Design aoc_day2, start of the top module:
module aoc_day2 (
    input         clock,
    input         reset,
    input  [63:0] data_value,
    input         data_valid,
    output        data_ready,
    output        result_valid,
    output [63:0] result_value
);
Size in the first run: ~400 flip-flops.
make LEC_CHECK=0 ABC_AREA=1 CAP_MARGIN=20 CORE_ASPECT_RATIO=0.69 CORE_MARGIN=2 CORE_UTILIZATION=68 CTS_CLUSTER_SIZE=10 SLEW_MARGIN=20 finish   # period 1.14 ns
run.sh (not shown) runs the stock make flow with config.mk's settings and CLKGATE_MAP_FILE=.
The starting point stopped in 4_1_cts.
Edit:
--- a/flow/config.mk
+++ b/flow/config.mk
@@ -8 +7,0 @@
-export ABC_AREA = 1
@@ -10 +8,0 @@
-export CORE_ASPECT_RATIO = 0.69
@@ -13 +11 @@
-export CTS_CLUSTER_SIZE = 10
+export CTS_CLUSTER_SIZE = 41
==> flow/constraint.sdc (replaced) <==
create_clock -name core_clock -period 3.22 [get_ports {clock}]
set_input_delay 0.6440 -clock core_clock [delete_from_list [all_inputs] [get_ports {clock}]]
set_output_delay 0.6440 -clock core_clock [all_outputs]
set_load 0.01 [all_outputs]
=> The new run ran to the end with no violations. Synthesized area shrinks by roughly a tenth. Die size shrinks by roughly a tenth. Synthesized cell count shrinks by a quarter to a third.
Edit:
--- a/flow/config.mk
+++ b/flow/config.mk
@@ -10,2 +10 @@
-export CORE_UTILIZATION = 68
-export CTS_CLUSTER_SIZE = 41
+export CORE_UTILIZATION = 10
==> flow/constraint.sdc (replaced) <==
create_clock -name core_clock -period 5.62 [get_ports {clock}]
set_input_delay 1.1240 -clock core_clock [delete_from_list [all_inputs] [get_ports {clock}]]
set_output_delay 1.1240 -clock core_clock [all_outputs]
set_load 0.01 [all_outputs]
Effect: The changed run passed the timing, DRC and antenna checks. Count of clock-buffer cells in the layout decreases by 6. Utilization decreases by 68 points. Sequential share of layout area falls by 2.1 points. Register-to-register slack gains 1700 ps. Wire length increases by 18%. Non-clock buffer count shrinks by 119. Global-route usage came out lower by 29 points. Hold slack gets better by 36 ps. Worst setup slack improves by 1700 ps. Area after synthesis stays the same.
Edit:
--- a/flow/config.mk
+++ b/flow/config.mk
@@ -10 +10,2 @@
-export CORE_UTILIZATION = 10
+export CORE_UTILIZATION = 66
+export MAX_ROUTING_LAYER = met4
==> flow/constraint.sdc (replaced) <==
create_clock -name core_clock -period 3.18 [get_ports {clock}]
set_input_delay 0.6360 -clock core_clock [delete_from_list [all_inputs] [get_ports {clock}]]
set_output_delay 0.6360 -clock core_clock [all_outputs]
set_load 0.01 [all_outputs]
After rerunning:
- The changed run completed with no timing, DRC or antenna violations
- clock skew came out lower by 18 ps
- global-route usage came out higher by 29 points
- sequential share of layout area came out higher by 1.6 points
- fmax came out higher by 25%
- register-to-register slack is worse by 1700 ps
- first-iteration DRC count came out higher by 34%
- routed wire length came out lower by 16%
- worst hold slack hardly moves
- final area came out lower by 5.7%
- utilization came out higher by 67 points
- power came out higher by 89%

Setup of v6:
aoc_day2 again, from the RTL that the note above started with.
## aoc_day2
module aoc_day2 (
    input         clock,
    input         reset,
    input  [63:0] data_value,
    input         data_valid,
    output        data_ready,
    output        result_valid,
    output [63:0] result_value
);
    wire [1:0] debug_unused;
    aoc aoc (
        .clock        (clock),
        .reset        (reset),
        .puzzle       (5'b00100),
        .data_value   (data_value),
        .data_valid   (data_valid),
        .data_ready   (data_ready),
        .result_valid (result_valid),
        .result_value (result_value),
        .debug        (debug_unused)
    );
endmodule
==> flow/config.mk <==
export PLATFORM = sky130hd
export DESIGN_NAME = aoc_day2
export DESIGN_NICKNAME = aoc_day2
export VERILOG_FILES = /design/flow/design.v
export SDC_FILE = /design/flow/constraint.sdc
export NUM_CORES = 4
export LEC_CHECK = 0
export ABC_AREA = 1
export CAP_MARGIN = 0
export CORE_ASPECT_RATIO = 0.87
export CORE_MARGIN = 6
export CORE_UTILIZATION = 44
export MAX_ROUTING_LAYER = met5
export PLACE_DENSITY_LB_ADDON = 0.19
export SETUP_SLACK_MARGIN = 0.61
export SLEW_MARGIN = 20
export TNS_END_PERCENT = 85
==> flow/constraint.sdc <==
create_clock -name core_clock -period 2.7 [get_ports {clock}]
set_input_delay 0.5400 -clock core_clock [delete_from_list [all_inputs] [get_ports {clock}]]
set_output_delay 0.5400 -clock core_clock [all_outputs]
set_load 0.01 [all_outputs]
Having completed the whole flow, v6 delivered a layout that passed the timing, DRC and antenna checks.
The following lists how v7 was set up differently from v6:
==> flow/config.mk <==
export PLATFORM = sky130hd
export DESIGN_NAME = aoc_day2
export DESIGN_NICKNAME = aoc_day2
export VERILOG_FILES = /design/flow/design.v
export SDC_FILE = /design/flow/constraint.sdc
export NUM_CORES = 4
export LEC_CHECK = 0
export CAP_MARGIN = 20
export CORE_MARGIN = 2
export CORE_UTILIZATION = 32
export SLEW_MARGIN = 20
==> flow/constraint.sdc <==
create_clock -name core_clock -period 3.93 [get_ports {clock}]
set_input_delay 0.7860 -clock core_clock [delete_from_list [all_inputs] [get_ports {clock}]]
set_output_delay 0.7860 -clock core_clock [all_outputs]
set_load 0.01 [all_outputs]
[summary]
Chip area estimate from yosys synthesis (v7 vs. v6) decreases by more than 10%. In v7, the total power came out about 60% below the value in v6. [v7 vs v6] power drawn by the clock network: lower in v7. When v7 is measured against v6, its all-layer global routing usage turns out 12 points lower. Max violation tally from detailed-route iteration zero across v7 and v6: v6.

== wip/tundra ==
Starting RTL as in the previous note.
==> flow/design.v (excerpt) <==
module aoc_day2 (
    input         clock,
    input         reset,
    input  [63:0] data_value,
    input         data_valid,
    output        data_ready,
    output        result_valid,
    output [63:0] result_value
);
==> flow/config.mk <==
export PLATFORM = sky130hd
export DESIGN_NAME = aoc_day2
export DESIGN_NICKNAME = aoc_day2
export VERILOG_FILES = /design/flow/design.v
export SDC_FILE = /design/flow/constraint.sdc
export NUM_CORES = 4
export LEC_CHECK = 0
export CAP_MARGIN = 20
export CORE_MARGIN = 2
export CORE_UTILIZATION = 72
export CTS_CLUSTER_DIAMETER = 62
export PLACE_DENSITY = 0.66
export SLEW_MARGIN = 20
==> flow/constraint.sdc <==
create_clock -name core_clock -period 4.78 [get_ports {clock}]
set_input_delay 0.9560 -clock core_clock [delete_from_list [all_inputs] [get_ports {clock}]]
set_output_delay 0.9560 -clock core_clock [all_outputs]
set_load 0.01 [all_outputs]
Setup changes, wip/tundra to wip/willow
- an added CTS_CLUSTER_SIZE of 10
- an added ABC_AREA of 1
- a deleted PLACE_DENSITY that had been 0.66
- an added CORE_ASPECT_RATIO of 1.4
- a deleted CTS_CLUSTER_DIAMETER that had been 62
- a change of the clock period (ns, I/O delays scaled along) from 4.78 to 1.14
==> comparison <==
- Half-perimeter wire length after placement (wip/willow over wip/tundra): increase, about 100%
- wip/tundra → wip/willow: async set or reset register ratio after synthesis roughly the same; die area went up 14%; synthesized instance count up 1253; multiplexer share of the synthesized area dropped 3.2 points; initial cell density of the core has decreased.
- In the metrics for wip/willow and wip/tundra, the one carrying the lower setup slack after placement is wip/willow.
- wip/willow never completed, since it errored out during 4_1_cts.
## Diff of input files: wip/yarrow against wip/willow
- removing CTS_CLUSTER_SIZE (formerly 10)
- changing CORE_UTILIZATION from 72 to 65
- removing CORE_ASPECT_RATIO (formerly 1.4)
Notes after the runs:
As the logs show, wip/yarrow stopped at 5_1_grt after a tool error, so it never reached the end of the flow. Diff wip/willow -> wip/yarrow: core region area +11%, die extent in y fell 11%. Diff wip/willow -> wip/yarrow | HPWL reported at the end of detailed placement | decrease of about 18%. Summary of wip/yarrow over wip/willow: pre-CTS setup slack saw an increase, placed cell area decreased 260 um2, initial cell density of the core moved down, cell count in the Yosys report did not really move, area enclosed by the die boundary moved up. wip/yarrow vs. wip/willow: horizontal die size went up by about 24%.
Here is what was changed in the inputs of wip/sierra compared with wip/yarrow.
- swapping 65 for 63 in CORE_UTILIZATION
- clearing ABC_AREA, which used to be 1
- swapping 1.14 for 5.62 in the clock period (ns, I/O delays scaled along)
--- outcome ---
wip/sierra finished every stage and its layout cleared the timing, DRC and antenna checks.
Taking wip/yarrow as the reference, in wip/sierra row count lost 4, synthesized netlist cell count lost 29%, post-synthesis chip area from yosys lost 3300 um2, TritonCTS buffer count lost 1.
Between wip/sierra and wip/yarrow, area fraction in and, or, nand and nor cells after synthesis is lower for wip/sierra, wip/yarrow comes in above that.
### wip/sierra -> wip/raven
- changing CORE_UTILIZATION from 63 to 40
- changing the clock period (ns, I/O delays scaled along) from 5.62 to 5.0
[summary]
- wip/sierra reports its slowest cell on the critical path as sky130_fd_sc_hd__nor4_1 while wip/raven reports sky130_fd_sc_hd__o31ai_4.
- As far as first-iteration DRC count is concerned, wip/sierra and wip/raven perform about the same.
- Sort wip/raven and wip/sierra by buffers plus inverters on the worst setup path, descending, and wip/sierra comes first.
- wip/raven vs. wip/sierra: floorplan row count increased by 25% relative to the old numbers, area of all placed cells without fillers increased by about 2% relative to the old numbers.
- Core utilization (higher): wip/sierra
- Sort wip/raven and wip/sierra by number of clock-tree buffers in the layout, descending, and wip/sierra comes first.
- Looking at area added between synthesis and finish, wip/raven sits 2.2 points above wip/sierra.
- Compared with wip/sierra, wip/raven shows a critical path depth that is 1 lower.

Starting RTL as in the previous note.
make LEC_CHECK=0 CAP_MARGIN=15 CORE_MARGIN=2 CORE_UTILIZATION=72 CTS_CLUSTER_DIAMETER=50 CTS_CLUSTER_SIZE=30 MIN_ROUTING_LAYER=met1 PLACE_DENSITY=0.66 SETUP_SLACK_MARGIN=0.82 SLEW_MARGIN=30 TNS_END_PERCENT=95 finish   # period 3.27 ns
The starting point ended with an error in global routing.
Edit:
- SETUP_SLACK_MARGIN: 0.82 -> unset
=> This time the run produced a clean layout; area after synthesis does not change; die area is unchanged; synthesized cell count is unchanged.
Edit:
- CAP_MARGIN: 15 -> 20
- CORE_ASPECT_RATIO: unset -> 0.91
- CTS_CLUSTER_DIAMETER: 50 -> 356
- PLACE_DENSITY: 0.66 -> 0.67
- SETUP_SLACK_MARGIN: unset -> 0.82
- clock period: 3.27 -> 2.75 ns (I/O delays scaled with it)
=> With this change the flow failed in global routing on DPL-0038. Synthesized cell count is unchanged. Die size hardly moves. Area after synthesis is unchanged.
Edit:
- CORE_ASPECT_RATIO: 0.91 -> unset
- CORE_UTILIZATION: 72 -> 28
- CTS_CLUSTER_DIAMETER: 356 -> unset
- PLACE_DENSITY: 0.67 -> 0.37
- SETUP_SLACK_MARGIN: 0.82 -> unset
The changed run completed and failed the layout checks on negative setup slack.
Synthesized cell count does not change.
Synthesized area is unchanged.
Die area went up to 2.5 times its value.
Edit:
- CORE_UTILIZATION: 28 -> 72
- CTS_CLUSTER_DIAMETER: unset -> 381
- MAX_ROUTING_LAYER: unset -> met4
- PLACE_DENSITY: 0.37 -> 0.66
- SETUP_SLACK_MARGIN: unset -> 0.4
- clock period: 2.75 -> 3.06 ns (I/O delays scaled with it)
=> The new run died in global routing with GRT-0232. Synthesized cell count is unchanged. Synthesized area does not change. Die area goes down by 60%.
Edit:
- CTS_CLUSTER_DIAMETER: 381 -> 50
- MAX_ROUTING_LAYER: met4 -> unset
- SETUP_SLACK_MARGIN: 0.4 -> unset
- clock period: 3.06 -> 3.01 ns (I/O delays scaled with it)
The changed run reached the layout checks and failed them: negative setup slack. Synthesized cell count stays the same. Die area is unchanged. Synthesized area is unchanged.

Starting RTL as in the previous note.
export LEC_CHECK = 0
export ABC_AREA = 0
export CAP_MARGIN = 10
export CELL_PAD_IN_SITES_DETAIL_PLACEMENT = 2
export CELL_PAD_IN_SITES_GLOBAL_PLACEMENT = 1
export CORE_ASPECT_RATIO = 1.34
export CORE_MARGIN = 10
export CORE_UTILIZATION = 58
export CTS_CLUSTER_DIAMETER = 309
export CTS_CLUSTER_SIZE = 30
export GPL_ROUTABILITY_DRIVEN = 0
export GPL_TIMING_DRIVEN = 0
export HOLD_SLACK_MARGIN = 0.28
export MAX_ROUTING_LAYER = met5
export MIN_ROUTING_LAYER = met1
export PLACE_DENSITY = 0.37
export SLEW_MARGIN = 30
export TNS_END_PERCENT = 95
create_clock -name core_clock -period 5.85 [get_ports {clock}]
The first run failed in detailed placement.
Edit:
Settings changed: CTS_CLUSTER_SIZE 30 to 93, GPL_TIMING_DRIVEN 0 to 1.
The changed run never finished: it broke off in detailed placement.
Area after synthesis stays the same.
Die area stays the same.
Synthesized cell count stays the same.
Edit:
Settings changed: ABC_AREA 0 to not set, CAP_MARGIN 10 to 20, CELL_PAD_IN_SITES_DETAIL_PLACEMENT 2 to not set, CELL_PAD_IN_SITES_GLOBAL_PLACEMENT 1 to not set, CORE_ASPECT_RATIO 1.34 to not set, CORE_MARGIN 10 to 2, CTS_CLUSTER_DIAMETER 309 to not set, CTS_CLUSTER_SIZE 93 to 30, GPL_ROUTABILITY_DRIVEN 0 to not set, GPL_TIMING_DRIVEN 1 to not set, HOLD_SLACK_MARGIN 0.28 to not set, MAX_ROUTING_LAYER met5 to not set, PLACE_DENSITY 0.37 to 0.66.
Clock period 5.85 ns to 3.01 ns, I/O delays scaled along.
The new run finished with setup timing left.
Synthesized cell count stays the same.
Synthesized area stays the same.
Die area came out lower by roughly a tenth.
Edit:
Settings changed: CAP_MARGIN 20 to 15, CORE_UTILIZATION 58 to 72, CTS_CLUSTER_DIAMETER set to 50, SETUP_SLACK_MARGIN set to 0.81.
Clock period 3.01 ns to 3.27 ns, I/O delays scaled along.
What happened:
- This time the run never finished: it broke off in global routing with GRT-0232
- die size decreases by about a fifth
- synthesized area is unchanged
- synthesized cell count stays the same
Edit:
Settings changed: CAP_MARGIN 15 to 0, CTS_CLUSTER_DIAMETER 50 to 62, CTS_CLUSTER_SIZE 30 to 20, MIN_ROUTING_LAYER met1 to not set, SETUP_SLACK_MARGIN 0.81 to not set, SLEW_MARGIN 30 to 20, TNS_END_PERCENT 95 to not set.
Clock period 3.27 ns to 4.47 ns, I/O delays scaled along.
What happened: With this change the flow passed the timing, DRC and antenna checks. Die area is unchanged. Synthesized area does not change. Synthesized cell count does not change.
Edit:
Settings changed: CAP_MARGIN 0 to 20, CORE_UTILIZATION 72 to 64, CTS_CLUSTER_DIAMETER 62 to not set, CTS_CLUSTER_SIZE 20 to not set, PLACE_DENSITY 0.66 to not set.
Clock period 4.47 ns to 5.62 ns, I/O delays scaled along.
Outcome: The changed run finished clean. Critical path depth rose by 1. Die size rose by 12%. Setup slack improves by 650 ps. Clock skew came out lower by 12 ps. Via count went down by 2.1%. Non-clock buffer count decreases by 11. Hold slack loses 3.3 ps.

## run 1
aoc_day2 again, from the RTL that the note above started with.
## aoc_day2
module aoc_day2 (
    input         clock,
    input         reset,
    input  [63:0] data_value,
    input         data_valid,
    output        data_ready,
    output        result_valid,
    output [63:0] result_value
);
make LEC_CHECK=0 CAP_MARGIN=20 CORE_MARGIN=2 CORE_UTILIZATION=72 CTS_CLUSTER_SIZE=41 PLACE_DENSITY=0.92 SETUP_SLACK_MARGIN=0.32 SLEW_MARGIN=20 finish   # period 3.22 ns
Run status, run 1: aborted in 5_1_grt, error GRT-0232
Setup changes, run 1 to run 2
- clearing CTS_CLUSTER_SIZE, which used to be 41
- clearing SETUP_SLACK_MARGIN, which used to be 0.32
- swapping 72 for 40 in CORE_UTILIZATION
- clearing PLACE_DENSITY, which used to be 0.92
- swapping 3.22 for 3.93 in the clock period (ns, I/O delays scaled along)
Findings:
Run 2 was carried through to the last stage, and its layout satisfied the timing, DRC and antenna checks. No final results exist for run 1, since it was stopped by error GRT-0232 during 5_1_grt. Between run 1 and run 2, starting utilization of the core area decreased. Horizontal die dimension for run 2: 33% up relative to run 1. Of run 1 and run 2, the lower placer's final routability congestion estimate belongs to run 2. Run 2: number of gates resized after cts is 198 lower than what run 1 reported. Height of the die delta for run 2 relative to run 1: 62 microns higher. Area enclosed by the die boundary is lower on run 1. From run 1 to run 2 the numbers moved as follows: synthesized cell count level; number of rows created at floorplan picked up an extra 23.
The inputs of run 3 differ from those of run 2 as listed below.
- an added CTS_CLUSTER_DIAMETER of 62
- a change of CORE_UTILIZATION from 40 to 66
- a change of the clock period (ns, I/O delays scaled along) from 3.93 to 4.07
### Flow results
- Looking at count of clock-net buffers in the final layout, run 3 sits below run 2.
- Relative to run 2, register-to-register setup slack has increased by 0.19 ns in run 3.
- Of run 3 and run 2, the run reporting the higher power density normalized to cell area was run 2.
- Delta (run 3 minus run 2): utilization after layout increased by 29 points relative to the old numbers, horizontal extent of the die now sits lower.
What run 4 does differently from run 3 at the input level:
- changing CTS_CLUSTER_DIAMETER from 62 to 41
- changing CAP_MARGIN from 20 to 5
- setting MAX_ROUTING_LAYER to met4 for the first time
- changing the clock period (ns, I/O delays scaled along) from 4.07 to 2.63
Notes after the runs:
- Post-detailed-placement cell area, run 4 and run 3, higher one = run 4.
- Run 4 is listed as incomplete: the tool reported an error in 5_1_grt and the run ended there.
- When run 4 is set beside run 3, its number of placed instances, taps included turns out to be about 10% larger.
- Run 4 -> run 3: boundary pin count delta 0, exact match
- In terms of number of synthesized flops with an enable pin, run 4 and run 3 differ only marginally.
Power figures rest on the tool's default switching activity, not on a simulated workload.
